==> inputs of v39 <==
## mm_gcd
module mm_gcd (
    clock,
    reset,
    a,
    b,
    c,
    start,
    finished
);
input clock;
input reset;
input [31:0] a;
input [31:0] b;
output [31:0] c;
reg [31:0] c;
input start;
output finished;
reg finished;
reg [31:0] y;
reg [31:0] x;
always @(posedge clock) begin: MM_GCD_RTL
    if (reset == 0) begin
        y <= 0;
        x <= 0;
        finished <= 1;
        c <= 0;
    end
    else begin
        if (start) begin
            finished <= 1'b0;
            x <= a;
            y <= b;
        end
        else begin
            if ((y == 0)) begin
                finished <= 1'b1;
                c <= x;
            end
            else if ((x > y)) begin
                x <= (x - y);
            end
            else begin
                y <= (y - x);
            end
        end
    end
end
endmodule
clock: 2.49 ns
lec_check: 0
abc_area: 1
cap_margin: 20
core_margin: 2
core_utilization: 72
cts_cluster_diameter: 373
cts_cluster_size: 99
place_density: 0.38
slew_margin: 20
tns_end_percent: 10
run.sh (not shown) runs the stock make flow with config.mk's settings and CLKGATE_MAP_FILE=.
==> v25 (differences from v39) <==
- ABC_AREA: 1 -> default
- CORE_UTILIZATION: 72 -> 65
- CTS_CLUSTER_DIAMETER: 373 -> default
- CTS_CLUSTER_SIZE: 99 -> default
- PLACE_DENSITY: 0.38 -> default
- TNS_END_PERCENT: 10 -> default
==> flow/constraint.sdc (replaced) <==
create_clock -name core_clock -period 3.78 [get_ports {clock}]
set_input_delay 0.7560 -clock core_clock [delete_from_list [all_inputs] [get_ports {clock}]]
set_output_delay 0.7560 -clock core_clock [all_outputs]
set_load 0.01 [all_outputs]
==> v16 (differences from v39) <==
- ABC_AREA: 1 -> default
- CORE_ASPECT_RATIO: default -> 0.5
- CORE_UTILIZATION: 72 -> 40
- CTS_CLUSTER_DIAMETER: 373 -> default
- CTS_CLUSTER_SIZE: 99 -> default
- PLACE_DENSITY: 0.38 -> default
- SETUP_SLACK_MARGIN: default -> 0.93
- TNS_END_PERCENT: 10 -> 15
==> flow/constraint.sdc (replaced) <==
create_clock -name core_clock -period 5.0 [get_ports {clock}]
set_input_delay 1.0000 -clock core_clock [delete_from_list [all_inputs] [get_ports {clock}]]
set_output_delay 1.0000 -clock core_clock [all_outputs]
set_load 0.01 [all_outputs]
==> results <==
Mean instance size in the synthesized netlist: v25 7.65 µm²; v39 5.72 µm²; v16 7.65 µm²
Tap cell count: v25 143; v39 143; v16 259
Final Net Count: v25 1,201; v39 1,739; v16 1,187
Placeable core region: v25 11,400 µm²; v39 11,600 µm²; v16 18,500 µm²
Run status: v25 finished clean; v39 failed layout checks; v16 finished clean
Violated checks: v25 -; v39 setup timing; v16 -
Setup violation total in the final timing report: v25 0; v39 10; v16 0
Worst Hold Launch: v25 c[6]$_SDFFE_PN0P_; v39 y[24]$_SDFFE_PN0P_; v16 c[11]$_SDFFE_PN0P_
Critical register-to-register path endpoint: v25 y[4]$_SDFFE_PN0P_; v39 y[31]$_SDFFE_PN0P_; v16 y[4]$_SDFFE_PN0P_
Mux share of post-synthesis cell area: v25 0.00525; v39 0; v16 0.00525
Min Hold Slack: v25 456 ps; v39 487 ps; v16 453 ps

========
==> run Y <==
==> flow/design.v <==
`timescale 1ns/10ps
module mm_gcd (
    clock,
    reset,
    a,
    b,
    c,
    start,
    finished
);
input clock;
input reset;
input [31:0] a;
input [31:0] b;
output [31:0] c;
reg [31:0] c;
input start;
output finished;
reg finished;
reg [31:0] y;
reg [31:0] x;
always @(posedge clock) begin: MM_GCD_RTL
    if (reset == 0) begin
        y <= 0;
        x <= 0;
        finished <= 1;
        c <= 0;
    end
    else begin
        if (start) begin
            finished <= 1'b0;
            x <= a;
            y <= b;
        end
        else begin
            if ((y == 0)) begin
                finished <= 1'b1;
                c <= x;
            end
            else if ((x > y)) begin
                x <= (x - y);
            end
            else begin
                y <= (y - x);
            end
        end
    end
end
endmodule
==> flow/run.sh <==
#!/bin/bash
# the make line also repeats each setting of config.mk as NAME=value (left out here)
make -C /OpenROAD-flow-scripts/flow DESIGN_CONFIG=/design/flow/config.mk WORK_HOME=/design/flow/orfs CLKGATE_MAP_FILE= finish
==> flow/config.mk <==
export PLATFORM = sky130hd
export DESIGN_NAME = mm_gcd
export DESIGN_NICKNAME = mm_gcd
export VERILOG_FILES = /design/flow/design.v
export SDC_FILE = /design/flow/constraint.sdc
export NUM_CORES = 4
export LEC_CHECK = 0
export ABC_AREA = 1
export CAP_MARGIN = 15
export CELL_PAD_IN_SITES_GLOBAL_PLACEMENT = 2
export CORE_ASPECT_RATIO = 0.79
export CORE_MARGIN = 3
export CORE_UTILIZATION = 46
export CTS_CLUSTER_SIZE = 30
export GPL_ROUTABILITY_DRIVEN = 0
export GPL_TIMING_DRIVEN = 0
export MAX_ROUTING_LAYER = met5
export MIN_ROUTING_LAYER = met1
export PLACE_DENSITY = 0.61
export SETUP_SLACK_MARGIN = -0.06
export SLEW_MARGIN = 15
export TNS_END_PERCENT = 65
==> flow/constraint.sdc <==
create_clock -name core_clock -period 2.59 [get_ports {clock}]
set_input_delay 0.5180 -clock core_clock [delete_from_list [all_inputs] [get_ports {clock}]]
set_output_delay 0.5180 -clock core_clock [all_outputs]
set_load 0.01 [all_outputs]
==> run G: changes against run Y <==
- CAP_MARGIN: 15 -> 20
- CELL_PAD_IN_SITES_GLOBAL_PLACEMENT: 2 -> default
- CORE_UTILIZATION: 46 -> 45
- GPL_ROUTABILITY_DRIVEN: 0 -> default
- MAX_ROUTING_LAYER: met5 -> met4
- MIN_ROUTING_LAYER: met1 -> met2
- SETUP_SLACK_MARGIN: -0.06 -> default
- TNS_END_PERCENT: 65 -> default
==> flow/constraint.sdc (replaced) <==
create_clock -name core_clock -period 2.35 [get_ports {clock}]
set_input_delay 0.4700 -clock core_clock [delete_from_list [all_inputs] [get_ports {clock}]]
set_output_delay 0.4700 -clock core_clock [all_outputs]
set_load 0.01 [all_outputs]
==> run D: changes against run Y <==
- CAP_MARGIN: 15 -> 20
- CELL_PAD_IN_SITES_GLOBAL_PLACEMENT: 2 -> default
- CORE_ASPECT_RATIO: 0.79 -> default
- CORE_MARGIN: 3 -> 2
- CORE_UTILIZATION: 46 -> 70
- CTS_CLUSTER_SIZE: 30 -> 72
- GPL_ROUTABILITY_DRIVEN: 0 -> default
- GPL_TIMING_DRIVEN: 0 -> default
- MAX_ROUTING_LAYER: met5 -> default
- MIN_ROUTING_LAYER: met1 -> default
- PLACE_DENSITY: 0.61 -> default
- SETUP_SLACK_MARGIN: -0.06 -> -0.24
- SLEW_MARGIN: 15 -> 20
- TNS_END_PERCENT: 65 -> default
==> flow/constraint.sdc (replaced) <==
create_clock -name core_clock -period 3.25 [get_ports {clock}]
set_input_delay 0.6500 -clock core_clock [delete_from_list [all_inputs] [get_ports {clock}]]
set_output_delay 0.6500 -clock core_clock [all_outputs]
set_load 0.01 [all_outputs]
==> flow_summary.yaml <==
# implementation run metrics
die:
  fp_util_pct: 71.9
  core_area_um2: 12000
  rows: 40
  dieHeight_um: 115
  die-area_um2: 13200
status:
  status: "complete, no violations"
the above is filed under run D

==> flow_summary.yaml <==
# flow metrics
placement:
  placed_cells: 1860
cts:
  cts_resized: 102
grt:
  overflow: 64
status:
  status: "aborted with a tool error"
  error: "[ERROR GRT-0116] Global routing finished with congestion. Check the congestion regions in the DRC Viewer."
  lastStage: "global routing (5_1_grt)"
die:
  rows: 44
  die-area_um2: 20900
  core_area_um2: 18600
the above is filed under run G

==> flow_summary.yaml <==
# flow metrics
status:
  status: "aborted with a tool error"
  lastStage: "global placement without I/O (3_1_place_gp_skip_io)"
  error: "[ERROR GPL-0301] Utilization 102.906 % exceeds 100%."
die:
  core_area_um2: 18000
  die-area_um2: 20500
  dieHeight_um: 128
  rows: 43
  fp_util_pct: 48.0
logic_synthesis:
  synthMuxAreaShare_pct: 0
the above is filed under run Y


========
==> job 7646 <==
Starts from the design.v that is shown in full above.
Settings: LEC_CHECK=0, CAP_MARGIN=20, CORE_MARGIN=2, CORE_UTILIZATION=58, SETUP_SLACK_MARGIN=1.03, SLEW_MARGIN=20; clock period 3.6 ns.
==> inputs of job 2511, as changes to job 7646 <==
==> flow/config.mk (replaced) <==
export PLATFORM = sky130hd
export DESIGN_NAME = mm_gcd
export DESIGN_NICKNAME = mm_gcd
export VERILOG_FILES = /design/flow/design.v
export SDC_FILE = /design/flow/constraint.sdc
export NUM_CORES = 4
export LEC_CHECK = 0
export ABC_AREA = 1
export CAP_MARGIN = 20
export CORE_MARGIN = 2
export CORE_UTILIZATION = 72
export CTS_CLUSTER_DIAMETER = 109
export PLACE_DENSITY_LB_ADDON = 0.0
export SETUP_SLACK_MARGIN = 0.24
export SLEW_MARGIN = 20
==> flow/constraint.sdc (replaced) <==
create_clock -name core_clock -period 1.03 [get_ports {clock}]
set_input_delay 0.2060 -clock core_clock [delete_from_list [all_inputs] [get_ports {clock}]]
set_output_delay 0.2060 -clock core_clock [all_outputs]
set_load 0.01 [all_outputs]
==> impl_metrics.env <==
# yosys + openroad results
export IMPL_status="complete, no violations"
export IMPL_fill_cells=543
export IMPL_path_cells="inv_1 -> ha_4 -> nand2_1 -> nor2_2 -> a211oi_4 -> o21a_4 -> buf_6 -> a211oi_4 -> buf_6 -> buf_8 -> nand2_2 -> a311oi_2"
export IMPL_logic_area_um2=6329
export IMPL_setup_viol=0
export IMPL_grt_pass1_vias=8735
export IMPL_route_detailed_drc=0
export IMPL_cp_data_arrival_time_ps=3520
(the above is from job 7646)
==> impl_metrics.env <==
# source this file to load flow results
export IMPL_status="stopped before the end"
export IMPL_lastStage="detailed placement (3_5_place_dp)"
export IMPL_stop_error="[ERROR DPL-0038] Utilization greater than 100%, impossible to legalize"
export IMPL_yosys_cell_count_top_type="nand2_1"
export IMPL_edf_count=0
export IMPL_gp_congestion=1.187
export IMPL_fa_ha_area_share_pct=9.596
export IMPL_logic_family="simple AND/OR/NAND/NOR gates"
export IMPL_io_pins=100
export IMPL_ys_async_sr_fraction_pct=0
export IMPL_mux_share_pct=0
export IMPL_area_leaders="nand2_1 25%, dfxtp_1 22%, inv_1 11%, ha_1 9.1%, a21oi_1 7.6%"
export IMPL_yosysWarnings=1
export IMPL_postSynthCellCount=1509
export IMPL_ys_top_cells_by_count="566 x nand2_1, 248 x inv_1, 131 x a21oi_1"
export IMPL_yosysTopAreaCell="nand2_1"
export IMPL_die_y_um=113.5
(the above is from job 2511)

========
==> inputs of run a <==
Starts from the design.v that is shown in full above.
==> flow/config.mk <==
export PLATFORM = sky130hd
export DESIGN_NAME = mm_gcd
export DESIGN_NICKNAME = mm_gcd
export VERILOG_FILES = /design/flow/design.v
export SDC_FILE = /design/flow/constraint.sdc
export NUM_CORES = 4
export LEC_CHECK = 0
export CAP_MARGIN = 20
export CORE_ASPECT_RATIO = 0.94
export CORE_MARGIN = 3
export CORE_UTILIZATION = 65
export CTS_CLUSTER_SIZE = 53
export GPL_TIMING_DRIVEN = 1
export MAX_ROUTING_LAYER = met4
export MIN_ROUTING_LAYER = met1
export PLACE_DENSITY = 0.61
export SLEW_MARGIN = 20
==> flow/constraint.sdc <==
create_clock -name core_clock -period 3.06 [get_ports {clock}]
set_input_delay 0.6120 -clock core_clock [delete_from_list [all_inputs] [get_ports {clock}]]
set_output_delay 0.6120 -clock core_clock [all_outputs]
set_load 0.01 [all_outputs]
==> run b (differences from run a) <==
Settings changed: CORE_ASPECT_RATIO 0.94 to not set, CORE_MARGIN 3 to 8, CORE_UTILIZATION 65 to 40, CTS_CLUSTER_DIAMETER set to 296, CTS_CLUSTER_SIZE 53 to 98, GPL_TIMING_DRIVEN 1 to not set, HOLD_SLACK_MARGIN set to -0.09, MIN_ROUTING_LAYER met1 to not set, PLACE_DENSITY 0.61 to 0.39, TNS_END_PERCENT set to 35.
==> flow/constraint.sdc (replaced) <==
create_clock -name core_clock -period 5.0 [get_ports {clock}]
set_input_delay 1.0000 -clock core_clock [delete_from_list [all_inputs] [get_ports {clock}]]
set_output_delay 1.0000 -clock core_clock [all_outputs]
set_load 0.01 [all_outputs]
==> run c (differences from run a) <==
Settings changed: CORE_ASPECT_RATIO 0.94 to not set, CORE_MARGIN 3 to 2, CORE_UTILIZATION 65 to 69, CTS_CLUSTER_DIAMETER set to 195, CTS_CLUSTER_SIZE 53 to 100, GPL_TIMING_DRIVEN 1 to not set, MAX_ROUTING_LAYER met4 to not set, MIN_ROUTING_LAYER met1 to not set, PLACE_DENSITY 0.61 to not set.
==> flow/constraint.sdc (replaced) <==
create_clock -name core_clock -period 5.0 [get_ports {clock}]
set_input_delay 1.0000 -clock core_clock [delete_from_list [all_inputs] [get_ports {clock}]]
set_output_delay 1.0000 -clock core_clock [all_outputs]
set_load 0.01 [all_outputs]
==> notes <==
- Run b produced a clean layout. Run c went through all stages and came out clean. Run a finished with negative setup slack left.
- Wire length: run a is higher than run b (7.7%).
- Synthesized cell count is the same in run a and run c.
- Design area: run c < run b < run a.
- Clock skew, lowest first: run a, run c, run b.
- First-iteration DRC count, lowest first: run b, run c, run a.
==> figures <==
quantity	run a	run c	run b
Status	finished with violations	no timing/DRC/antenna violations	no timing/DRC/antenna violations
Layout check failures	negative setup slack	-	-
Metal2 WL	13300 um	11200 um	13400 um
Critical path's largest stage delay	0.48 ns	0.63 ns	0.83 ns
Logic area	5280 um^2	5070 um^2	5070 um^2
Crit path DRT	3.36 ns	5.30 ns	5.25 ns
First-pass GRT wire length	43800 um	37800 um	42800 um
Final setup skew	0.0117 ns	0.0121 ns	0.0146 ns
Number of placement rows	37	38	50
Estimated wirelength of the detail-placed design	21100 um	18600 um	21800 um
Area of all placed cells without fillers	9800 um^2	8780 um^2	8980 um^2
GRT Resource Usage Total	43.0%	41.6%	23.8%
Final hold slack	0.455 ns	0.459 ns	0.454 ns
Global Route met2 Usage	70.0%	65.8%	40.1%
DRT Pass-1 Iters	6	9	5

========
==> inputs of job 8205 <==
// mm_gcd: RTL as listed in full above, without the edits since
clock: 3.42 ns
lec_check: 0
abc_area: 1
cap_margin: 20
core_margin: 2
core_utilization: 70
cts_cluster_diameter: 350
cts_cluster_size: 79
setup_slack_margin: -0.24
slew_margin: 20
==> inputs of job 3629, as changes to job 8205 <==
Settings changed: ABC_AREA 1 to default, CORE_UTILIZATION 70 to 57, CTS_CLUSTER_DIAMETER 350 to default, CTS_CLUSTER_SIZE 79 to default, SETUP_SLACK_MARGIN -0.24 to default.
==> flow/constraint.sdc (replaced) <==
create_clock -name core_clock -period 3.8 [get_ports {clock}]
set_input_delay 0.7600 -clock core_clock [delete_from_list [all_inputs] [get_ports {clock}]]
set_output_delay 0.7600 -clock core_clock [all_outputs]
set_load 0.01 [all_outputs]
==> inputs of job 8486, as changes to job 8205 <==
Settings changed: ABC_AREA 1 to default, CORE_UTILIZATION 70 to 66, CTS_CLUSTER_DIAMETER 350 to 59, CTS_CLUSTER_SIZE 79 to default, SETUP_SLACK_MARGIN -0.24 to -0.2.
==> flow/constraint.sdc (replaced) <==
create_clock -name core_clock -period 2.68 [get_ports {clock}]
set_input_delay 0.5360 -clock core_clock [delete_from_list [all_inputs] [get_ports {clock}]]
set_output_delay 0.5360 -clock core_clock [all_outputs]
set_load 0.01 [all_outputs]
==> results <==
quantity                                                                   job 8205              job 8486            job 3629
Cell area after placement                                                 9640 um^2           10,000 um^2           8780 um^2
Clock buf count                                                                  11                     9                   9
Length of the first detailed-routing pass in iterations                           6                    19                   8
Non-CTS buffers                                                                 109                   297                 133
Number of well taps                                                             147                   143                 176
Total number of multi-input combinational cells                               1,106                   756                 755
Number of different library cells in the post-synthesis netlist                  36                    80                  80
Netlist area before placement                                             8630 um^2             7630 um^2           7630 um^2
Fraction of standard cell area in multi-input logic                           55.1%                 50.4%               55.9%
Final clock period utilization by the worst path                              81.9%                  119%               90.2%
Launch point of the worst hold path                              y[31]$_SDFFE_PN0P_     c[7]$_SDFFE_PN0P_  c[31]$_SDFFE_PN0P_
Fin Hold WS                                                                0.490 ns              0.463 ns            0.453 ns
Synth Area in Compound Gates                                                  12.9%                 31.6%               31.6%
Synthesized-area fraction occupied by adder cells                             9.60%                 10.9%               10.9%
Chip area in the Yosys report                                             8630 um^2             7630 um^2           7630 um^2
RD Place Congestion                                                            1.08                  1.09                1.00
Vias in the first global route                                                9,128                 9,265               7,313
Status                                                               finished clean       failed layout checks      finished clean
Violated checks                                                                   -  negative setup slack                   -
Sum of negative setup slack                                                    0 ns             -16.61 ns                0 ns
Origin of the critical flop-to-flop path                          y[2]$_SDFFE_PN0P_    x[11]$_SDFFE_PN0P_  y[22]$_SDFFE_PN0P_
Flip-flop and latch area                                                  1940 um^2             1940 um^2           1940 um^2
Cell total in the yosys stat output                                           1,509                   997                 997
Simple-gate share of the synthesized area                                     37.9%                 17.2%               17.2%
Number of non-clock inverters in the layout                                     253                    83                  83
